Setup of run 1:
==> flow/design.v <==
module instruction_decoder (
    input  logic [31:0] instr,
    output logic is_set_height,
    output logic is_set_weight,
    output logic is_calc_bmi,
    output logic is_calc_bmr,
    output logic [31:25] funct7,  
    output logic [31:20] imm,  
    output logic [24:20] rs2,    
    output logic [19:15] rs1,   
    output logic [11:7] rd  
);
    logic [6:0] opcode;
    assign opcode = instr[6:0];
    logic [14:12] w_h;
    assign w_h = instr[14:12];
    assign is_set_height = (opcode == 7'b0001011) & (w_h == 3'b000);
    assign is_set_weight = (opcode == 7'b0001011) & (w_h == 3'b001);
    assign is_calc_bmi   = (opcode == 7'b0001101);
    assign is_calc_bmr   = (opcode == 7'b0001110);
    assign imm = instr[31:20];
    assign rd = instr[11:7];
    assign rs2 = instr[24:20];
    assign rs1 = instr[19:15];
    assign funct7 = (is_calc_bmr)?instr[31:25]:7'b0;
endmodule
module memory (
    input  logic        clk,
    input  logic        reset,
    input  logic        we_height,
    input  logic        we_weight,
    input  logic [4:0]  user_index,
    input  logic [31:0] data_in,
    output logic [31:0] height_out,
    output logic [31:0] weight_out
);
    reg [31:0] mem_height [0:31];
    reg [31:0] mem_weight [0:31];
    always @(posedge clk or posedge reset) begin
         if (reset) begin
           for (int i = 0; i < 32; i++) begin
                mem_height[i] <= 32'd0;     
                mem_weight[i] <= 32'd0;      
            end
        end else begin
            if (we_height) mem_height[user_index] <= data_in;
            if (we_weight) mem_weight[user_index] <= data_in;
        end
    end
    assign height_out = mem_height[user_index];
    assign weight_out = mem_weight[user_index];
endmodule
module alu (
    input logic is_calc_bmi,
    input logic is_calc_bmr,
    input logic [31:0] height,   
    input logic [31:0] weight,   
    input logic [6:0] funct7,    
    output logic [31:0] result
);
    logic [31:0] bmi;
    logic [31:0] bmr;
    logic [31:0] height_mm;
    logic [31:0] height_m2;
    logic [31:0] weight_x10000;  
    logic [5:0] age;
    logic gender;  
    assign gender = funct7[6];
    assign age = funct7[5:0];
    always@(*)begin
        height_mm = height * 10;  
        height_m2 = (height_mm * height_mm) / 10000;  
        weight_x10000 = weight * 10000;
        bmi = 0;
        bmr = 0;
        if (is_calc_bmi) begin
            if (height_m2 != 0)
                bmi = weight_x10000 / height_m2;   
            else
                bmi = 0;
            result = bmi;
        end
        else if (is_calc_bmr) begin
            bmr = (10 * weight) + (625 * height / 100) - (5 * age);
            if (gender)
                bmr = bmr + 5;
            else
                bmr = bmr - 161;
            result = bmr;
        end
        else begin
            result = 0;   
        end
    end
endmodule
module top (
    input  logic        clk,
    input  logic        reset,
    input  logic [31:0] instr,
    output logic [31:0] result
);
    logic is_set_height;
    logic is_set_weight;
    logic is_calc_bmi;
    logic is_calc_bmr;
    logic [31:25] gender_age;
    logic [31:20] imm;  
    logic [24:20] rs2;    
    logic [19:15] rs1;   
    logic [11:7] rd;  
    logic [31:0] height_out;
    logic [31:0] weight_out;
    logic [31:0] alu_result;
    logic [4:0]  user_index;
    instruction_decoder u_decoder(.instr(instr),
        .is_set_height(is_set_height),
        .is_set_weight(is_set_weight),
        .is_calc_bmi(is_calc_bmi),
        .is_calc_bmr(is_calc_bmr),
        .funct7(gender_age),  
        .imm(imm),  
        .rs2(rs2),    
        .rs1(rs1),   
        .rd(rd)  
        );
    logic [31:0] imm_extended;
    assign imm_extended = {{20{imm[31]}}, imm};  
    assign user_index = (is_set_height | is_set_weight) ? rd : rs1;
    memory user_memory(.clk(clk),
        .reset(reset),
        .we_height(is_set_height),
        .we_weight(is_set_weight),
        .user_index(user_index),
        .data_in(imm_extended),
        .height_out(height_out),
        .weight_out(weight_out));
    alu health_alu (
        .is_calc_bmi(is_calc_bmi),
        .is_calc_bmr(is_calc_bmr),
        .height(height_out),
        .weight(weight_out),
        .funct7(gender_age),
        .result(alu_result)
    );
    always @(posedge clk or posedge reset) begin
        if (reset)
            result <= 32'd0;
        else
            result <= alu_result;
    end
endmodule
==> flow/config.mk <==
export PLATFORM = sky130hd
export DESIGN_NAME = top
export DESIGN_NICKNAME = top
export VERILOG_FILES = /design/flow/design.v
export SDC_FILE = /design/flow/constraint.sdc
export NUM_CORES = 4
export LEC_CHECK = 0
export CAP_MARGIN = 20
export CORE_MARGIN = 2
export CORE_UTILIZATION = 68
export CTS_CLUSTER_DIAMETER = 221
export SETUP_SLACK_MARGIN = 5.0
export SLEW_MARGIN = 20
export TNS_END_PERCENT = 5
==> flow/constraint.sdc <==
create_clock -name core_clock -period 191.0 [get_ports {clk}]
set_input_delay 38.2000 -clock core_clock [delete_from_list [all_inputs] [get_ports {clk}]]
set_output_delay 38.2000 -clock core_clock [all_outputs]
set_load 0.01 [all_outputs]
run.sh (not shown) runs the stock make flow with config.mk's settings and CLKGATE_MAP_FILE=.
Run status, run 1: aborted in global routing (5_1_grt), error GRT-0116
Changes in run 2 relative to run 1:
- TNS_END_PERCENT: 5 -> unset
- CORE_UTILIZATION: 68 -> 40
- GPL_TIMING_DRIVEN: unset -> 0
- CELL_PAD_IN_SITES_DETAIL_PLACEMENT: unset -> 1
- CTS_CLUSTER_DIAMETER: 221 -> unset
- HOLD_SLACK_MARGIN: unset -> 0.2
- ABC_AREA: unset -> 1
- the clock period (ns, I/O delays scaled along): 191.0 -> 250.0
Notes after the runs:
Run 2 went all the way through synthesis, placement and routing and the layout is clean on timing, DRC and antenna.
Status: run 1 FAILED at global routing (5_1_grt) (tool error)
For the floorplan utilization, run 2 came in 28 points lower than run 1 did.
Looking only at share of synthesized area occupied by flip-flops and latches, and setting everything else aside, the higher value of run 1 and run 2 goes to run 1.
Between run 1 and run 2, the area enclosed by the die boundary is higher for run 2.
Modified inputs, run 3 compared to run 2
- setting CTS_CLUSTER_SIZE to 17 for the first time
- setting CELL_PAD_IN_SITES_GLOBAL_PLACEMENT to 1 for the first time
- removing HOLD_SLACK_MARGIN (formerly 0.2)
- setting GPL_ROUTABILITY_DRIVEN to 0 for the first time
- setting CTS_CLUSTER_DIAMETER to 397 for the first time
- changing ABC_AREA from 1 to 0
- changing CORE_UTILIZATION from 40 to 61
- setting MIN_ROUTING_LAYER to met1 for the first time
- setting TNS_END_PERCENT to 25 for the first time
--- outcome ---
- global routing (5_1_grt): run 3 exited with error
- Run 2 → run 3: count of instantiated cells in the yosys netlist now smaller; number of top-level pins comparable; post-synthesis share of cell area spent on and, or, nand and nor gates now smaller; register share after synthesis now larger.
- Going from run 2 to run 3, area figure in the yosys stat output shrank by a little under 10%.
- In the reports for run 2 and run 3, the smaller number of placed instances, taps included belongs to run 3.
- Run 2 has a higher area inside the core boundary than run 3.
- In run 3, the total die area came out 120000 µm² below the value in run 2.
- Compared with run 2, run 3 shows horizontal die size lower by about 23%.
- Between run 2 and run 3, the synthesized cell count is lower for run 3.
